==> inputs of run C <==
==> flow/design.v <==
module converter_ascii_number (
	input [7:0] ascii_in,
	output[7:0] number_out);
	assign number_out = ascii_in;
endmodule
module operator_converter (
	input [7:0] in,
	output [7:0] out
);
localparam ADD = 0,
			SUB = 1,
			MULT = 2,
			DIV = 3;
assign out = (in == 8'd20) ? ADD : (in == 8'd21) ? SUB : (in == 8'd22) ? MULT : DIV;
endmodule
module convert_to_number
(
	input [7:0] num0,
	input [7:0] num1,
	input [7:0] num2,
	input [1:0] mode,
	output reg [7:0] out
);
always @(*) begin
	if (mode == 2'd0) begin
		out = num0;
	end
	else if (mode == 2'd1) begin
		out = num0*10 + num1;
	end
	else begin
		out = num0*100 + num1*10 + num2;
	end
end
endmodule
module divider (
	input clk,
	output rfd,
	input [7:0] dividend,
	input [7:0] divisor,
	output [7:0] quotient,
	output [7:0] fractional
);
	assign rfd = 1'b1;
	assign quotient = (divisor == 8'd0) ? 8'hFF : dividend / divisor;
	assign fractional = (divisor == 8'd0) ? dividend : dividend % divisor;
endmodule
module stack #(parameter size = 100)(
	input rst,
	input clk,
	input [7:0] data_in,
	input push_en,
	input pop_en,
	output [7:0] data_out,
	output is_empty	
);
	reg [7: 0] mem[size-1:0];
	reg[7:0] sp;
	always @(posedge clk) begin : proc_push
		if (rst)
			sp <= 0;
		else begin
			if (push_en) begin
				mem[sp] <= data_in;
				sp <= sp + 1;
			end
			if (pop_en) begin
					sp <= sp - 1'd1;
			end
		end
	end
	assign is_empty = (sp == 0);
	assign data_out = is_empty ? 8'd0 : mem[sp-1];
endmodule
module datapath (
	input clk,
	input rst,
	input num0_en,
	input num1_en,
	input num2_en,
	input index_cnt,
	input sel,
	input [1:0] mode,
	input operand_push,
	input operand_pop,
	input operator_push,
	input operator_pop,
	input num_clr,
	input result_en,
	input op1_en,
	input op2_en,
	input operator_en,
	output is_operand,
	output is_operator,
	output is_lt,
	output is_empty,
	output is_hash,
	output [7:0] data_out,
	output [7:0] rm,
	output rfd,
	output is_div,
	output op_is_empty,
	input [7:0] rom_data_in,
	output [6:0] rom_addr
);
localparam ADD = 0,
			SUB = 1,
			MULT = 2,
			DIV = 3;
wire [7:0] rom_data;
wire [7:0] converted_operator;
wire [7:0] converted_asci;
wire [7:0] convereted_decimal;
wire [7:0] top_operator;
wire [7:0] top_operand;
wire [7:0] operand_data_in;
wire [7:0] operator_data_in;
wire [7:0] divider_out, fractional;
wire operand_empty;
reg [7:0] num0, num1, num2;
reg [6:0] rom_index;
reg [7:0] result;
reg [7:0] op1, op2;
reg [7:0] operator;
assign rm = op2;
assign op_is_empty = is_empty;
assign rom_data = rom_data_in;
assign rom_addr = rom_index;
converter_ascii_number ascii_converter(rom_data, converted_asci);
convert_to_number decimal_converter(num0, num1, num2, mode, convereted_decimal);
operator_converter operator_converter(rom_data, converted_operator);
stack operands(.rst(rst), .clk(clk), .data_in(operand_data_in), .push_en(operand_push), .pop_en(operand_pop), .data_out(top_operand), .is_empty(operand_empty));
stack operators(.rst(rst), .clk(clk), .data_in(converted_operator), .push_en(operator_push), .pop_en(operator_pop), .data_out(top_operator), .is_empty(is_empty));
divider divider (
	.clk(clk),  
	.rfd(rfd),  
	.dividend(op1),  
	.divisor(op2),  
	.quotient(divider_out),  
	.fractional(fractional)
);  
assign is_div = top_operator == DIV;
assign data_out = top_operand;
assign operand_data_in = sel ? result : convereted_decimal;
assign is_operand = (rom_data >= 0 && rom_data < 10) ? 1 : 0;
assign is_operator = (rom_data >= 20 && rom_data <= 30) ? 1 : 0;
assign is_hash = rom_data == 8'd10;
assign is_lt = is_empty? 0: (converted_operator==ADD && (top_operator==SUB || top_operator==MULT || top_operator==DIV))
 		|| (converted_operator==SUB && (top_operator==MULT || top_operator==DIV)) 
		|| (converted_operator==DIV && (top_operator==MULT || top_operator==DIV));
always @(posedge clk) begin
	if (rst || num_clr) begin
		num0 <= 0;
		num1 <= 0;
		num2 <= 0;
	end
	else if (num0_en)
		num0 <= rom_data;
	else if (num1_en)
		num1 <= rom_data;
	else if (num2_en)
		num2 <= rom_data;
end
always @(posedge clk) begin
	if (rst) begin
		op1 <= 0;
		op2 <= 0;
	end
	else if (op1_en)
		op1 <= top_operand;
	else if (op2_en)
		op2 <= top_operand; 
end
always @(posedge clk) begin
	if (rst)
		operator <= 0;
	else if (operator_en)
		operator <= top_operator;
end
always @(posedge clk) begin
	if (rst)
		rom_index <= 0;
	else if (index_cnt)
		rom_index <= rom_index + 1;
end
always @(*) begin
	result = 0;
	begin
		if (operator == ADD) result = op1 + op2;
		else if (operator == SUB) result = op1 - op2;
		else if (operator == MULT) result = op1 * op2;
		else if (operator == DIV) result = divider_out;
	end
end
endmodule
module controller(
	input clk,
	input rst,
	input start,
	input is_operand,
	input is_operator,
	input is_lt,
	input is_empty,
	input is_hash,
	input is_div,
	input op_is_empty,
	output reg num0_en,
	output reg num1_en,
	output reg num2_en,
	output reg index_cnt,
	output reg sel,
	output reg operand_push,
	output reg operator_push,
	output reg operand_pop,
	output reg operator_pop,
	output reg num_clr,
	output reg result_en,
	output reg op1_en,
	output reg op2_en,
	output reg operator_en,
	output [1:0] mode,
	output reg done,
	output reg [4:0] ps
);
reg [4:0] ns, div_count;
reg [1:0] count;
assign mode = count-1;
always @(*) begin
	ns = 5'd0;
	case (ps)
		5'd0: if(start) ns = 1;
			else ns = 0;
		5'd1: if(is_operand) ns = 2;
			  else if(is_hash) ns = 9;
		5'd3: if(is_operator && is_lt==0) ns = 8;
				else if(is_operator && is_lt) ns = 17;
				else if (is_operand) ns=2;
			  else if(is_hash) ns = 9;
		5'd8: ns = 1;
		5'd10: if(op_is_empty) ns = 16;
				else ns = 11;
		5'd14: if(is_div &&  div_count<15 ) ns = 5'd14;
				else ns = 5'd15;
		5'd15: if(op_is_empty) ns = 16;
				else ns = 10;
		5'd16: ns = 16;
		5'd22: if(div_count<15 && is_div) ns = 5'd22;
				else ns = 5'd23;
		5'd24: ns = 1;
		default: ns = ps + 1;
	endcase
end
always @(posedge clk) begin
	if (rst) begin
		ps <= 5'd0;
		div_count <= 0;
	end
	else begin
		ps <= ns;
		if (ps==10)
			div_count <= 0;
		if (is_div && ps>10)
			div_count <= div_count + 1;
		if (ps==2)
			count <= count + 1;
		if (ps==1) begin
			count <= 0;
		end
	end
end
always @(*) begin
	num0_en = 0;
	num1_en = 0;
	num2_en = 0;
	index_cnt = 0;
	sel = 0;
	operand_push = 0;
	operator_push = 0;
	operand_pop = 0;
	operator_pop = 0;
	num_clr = 0;
	result_en = 0;
	op1_en = 0;
	op2_en = 0;
	operator_en = 0;
	done = 0;
	case (ps)
		5'd1:begin
			num_clr = 1;
		end
		5'd2: begin
			if (count==0)
				num0_en = 1;
			else if(count==1)
				num1_en = 1;
			else if (count==2)
				num2_en = 1;
			index_cnt = 1;
		end
		5'd8: begin
			operand_push = 1;
			operator_push = 1;
			index_cnt = 1;
		end
		5'd9: begin
			operand_push = 1;
		end
		5'd10: begin
			op2_en = 1;
			operator_en = 1;
		end
		5'd11: begin
			operand_pop = 1;
		end
		5'd12: begin
			op1_en = 1;
		end
		5'd13: begin
			operand_pop = 1;
		end
		5'd15: begin
			result_en = 1;
			operator_pop = 1;
			sel = 1;
			operand_push = 1;
		end
		5'd16: begin
			done = 1;
		end
		5'd17: begin
			operand_push = 1;
		end
		5'd18: begin
			op2_en = 1;
			operator_en = 1;
		end
		5'd19: begin
			operand_pop = 1;
		end
		5'd20: begin
			op1_en = 1;
		end
		5'd21: begin
			operand_pop = 1;
		end
		5'd23: begin
			operator_pop = 1;
			result_en = 1;
		end
		5'd24: begin
			sel = 1;
			operand_push = 1;
			operator_push = 1;
			index_cnt = 1;
		end
		default:
			sel = 0;
	endcase
end
endmodule
module calculator
(	
	input clk, 
	input rst,
	input start,
	input [7:0] rom_data,
	output [6:0] rom_addr,
	output done,
	output [7:0] result
);
wire is_operand, is_operator, is_lt, is_empty, is_hash,
	num0_en, num1_en, num2_en, index_cnt, sel, operand_push, operator_push,
	operand_pop, operator_pop, num_clr, result_en, op1_en, op2_en, operator_en, rfd, is_div, op_is_empty;
wire [1:0] mode;
wire [7:0] data_out, inx;
wire [4:0] ps;
controller ctrl(clk, rst, start, is_operand, is_operator, is_lt, is_empty, is_hash, is_div, op_is_empty,
				num0_en, num1_en, num2_en, index_cnt, sel, operand_push, operator_push,
				operand_pop, operator_pop, num_clr, result_en, op1_en, op2_en,
				operator_en, mode, done, ps);
datapath dp(clk, rst, num0_en, num1_en, num2_en, index_cnt, sel, mode, operand_push,
			operand_pop, operator_push, operator_pop, num_clr, result_en, op1_en,
			op2_en, operator_en, is_operand, is_operator, is_lt, is_empty, is_hash, data_out, inx, rfd, is_div, op_is_empty,
			rom_data, rom_addr);
assign result = data_out;
endmodule
==> flow/run.sh <==
#!/bin/bash
# the make line also repeats each setting of config.mk as NAME=value (left out here)
make -C /OpenROAD-flow-scripts/flow DESIGN_CONFIG=/design/flow/config.mk WORK_HOME=/design/flow/orfs CLKGATE_MAP_FILE= finish
==> flow/config.mk <==
export PLATFORM = sky130hd
export DESIGN_NAME = calculator
export DESIGN_NICKNAME = calculator
export VERILOG_FILES = /design/flow/design.v
export SDC_FILE = /design/flow/constraint.sdc
export NUM_CORES = 4
export LEC_CHECK = 0
export ABC_AREA = 1
export CAP_MARGIN = 20
export CORE_MARGIN = 2
export CORE_UTILIZATION = 72
export CTS_CLUSTER_DIAMETER = 313
export CTS_CLUSTER_SIZE = 10
export PLACE_DENSITY = 0.38
export SETUP_SLACK_MARGIN = 1.76
export SLEW_MARGIN = 20
export TNS_END_PERCENT = 5
==> flow/constraint.sdc <==
create_clock -name core_clock -period 6.03 [get_ports {clk}]
set_input_delay 1.2060 -clock core_clock [delete_from_list [all_inputs] [get_ports {clk}]]
set_output_delay 1.2060 -clock core_clock [all_outputs]
set_load 0.01 [all_outputs]
==> run Z (differences from run C) <==
- ABC_AREA: 1 -> 0
- CELL_PAD_IN_SITES_DETAIL_PLACEMENT: unset -> 0
- CORE_ASPECT_RATIO: unset -> 0.92
- CORE_UTILIZATION: 72 -> 44
- CTS_CLUSTER_DIAMETER: 313 -> 395
- CTS_CLUSTER_SIZE: 10 -> unset
- GPL_TIMING_DRIVEN: unset -> 0
- MIN_ROUTING_LAYER: unset -> met2
- PLACE_DENSITY: 0.38 -> unset
- PLACE_DENSITY_LB_ADDON: unset -> 0.09
- SETUP_SLACK_MARGIN: 1.76 -> unset
- SLEW_MARGIN: 20 -> 35
- TNS_END_PERCENT: 5 -> 60
==> flow/constraint.sdc (replaced) <==
create_clock -name core_clock -period 12.0 [get_ports {clk}]
set_input_delay 2.4000 -clock core_clock [delete_from_list [all_inputs] [get_ports {clk}]]
set_output_delay 2.4000 -clock core_clock [all_outputs]
set_load 0.01 [all_outputs]
==> run E (differences from run C) <==
- ABC_AREA: 1 -> unset
- CORE_UTILIZATION: 72 -> 70
- CTS_CLUSTER_DIAMETER: 313 -> 381
- CTS_CLUSTER_SIZE: 10 -> 20
- PLACE_DENSITY: 0.38 -> unset
- PLACE_DENSITY_LB_ADDON: unset -> 0.01
- SETUP_SLACK_MARGIN: 1.76 -> 2.19
- SLEW_MARGIN: 20 -> 15
- TNS_END_PERCENT: 5 -> unset
==> flow/constraint.sdc (replaced) <==
create_clock -name core_clock -period 8.0 [get_ports {clk}]
set_input_delay 1.6000 -clock core_clock [delete_from_list [all_inputs] [get_ports {clk}]]
set_output_delay 1.6000 -clock core_clock [all_outputs]
set_load 0.01 [all_outputs]
==> comparison <==
Run Z passed the timing, DRC and antenna checks. Run E finished but fails on negative setup slack. Run C produced a layout that fails on negative setup slack. Clock skew: run C < run Z < run E. Die area, highest first: run Z, run C, run E. Count of clock-buffer cells in the layout: run E is lower than run C (70). Via count: run C > run Z > run E. Area after synthesis is the same in run E and run Z. Between run Z and run E, the lower non-clock buffer count is in run Z (gap 54). Maximum frequency, lowest first: run Z, run E, run C. Setup slack, lowest first: run C, run E, run Z. Against run E, the routed wire length of run Z is lower by about 3.2%.
==> figures <==
Worst R2R Path Depth: run C 70; run E 56; run Z 59
Invs w/o clock: run C 238; run E 85; run Z 85
Comb area: run C 16200 sq um; run E 15500 sq um; run Z 15600 sq um
Die H: run C 266 microns; run E 264 microns; run Z 319 microns
Share of the final layout cell area in sequential cells: run C 57.1%; run E 58.7%; run Z 57.5%
Unique masters post-synth: run C 64; run E 80; run Z 80
IO buf count: run C 26; run E 26; run Z 25
Fin Clk Skew: run C 0.0457 ns; run E 0.0658 ns; run Z 0.0611 ns
Synth top cell by count: run C sky130_fd_sc_hd__nand2_1; run E sky130_fd_sc_hd__edfxtp_1; run Z sky130_fd_sc_hd__edfxtp_1
Pin count of the biggest net entering global routing: run C 151; run E 104; run Z 63
Outcome: run C failed layout checks; run E failed layout checks; run Z finished clean
Layout check failures: run C negative setup slack; run E negative setup slack; run Z -
Sequential share of the synthesized area: run C 63.8%; run E 66.6%; run Z 66.6%
Uppermost metal layer occupied by signal nets: run C met4; run E met5; run Z met5
Most common cell type on the critical path: run C sky130_fd_sc_hd__nand2_2; run E sky130_fd_sc_hd__o21a_1; run Z sky130_fd_sc_hd__o21a_1
Busiest grt layer: run C met2; run E met2; run Z met3
Count of inserted tapcells: run C 882; run E 873; run Z 1404
Capture point of the critical path: run C dp.operands.mem[98][0]; run E dp.operands.mem[99][0]; run Z dp.operands.mem[37][0]
DR pass1 iterations: run C 6; run E 6; run Z 14
End point of the worst hold path: run C dp.num0[7]; run E dp.rom_index[5]; run Z dp.num2[4]
Die Size: run C 70800 sq um; run E 69900 sq um; run Z 111000 sq um
Fp_density: run C 72.4%; run E 70.7%; run Z 44.4%
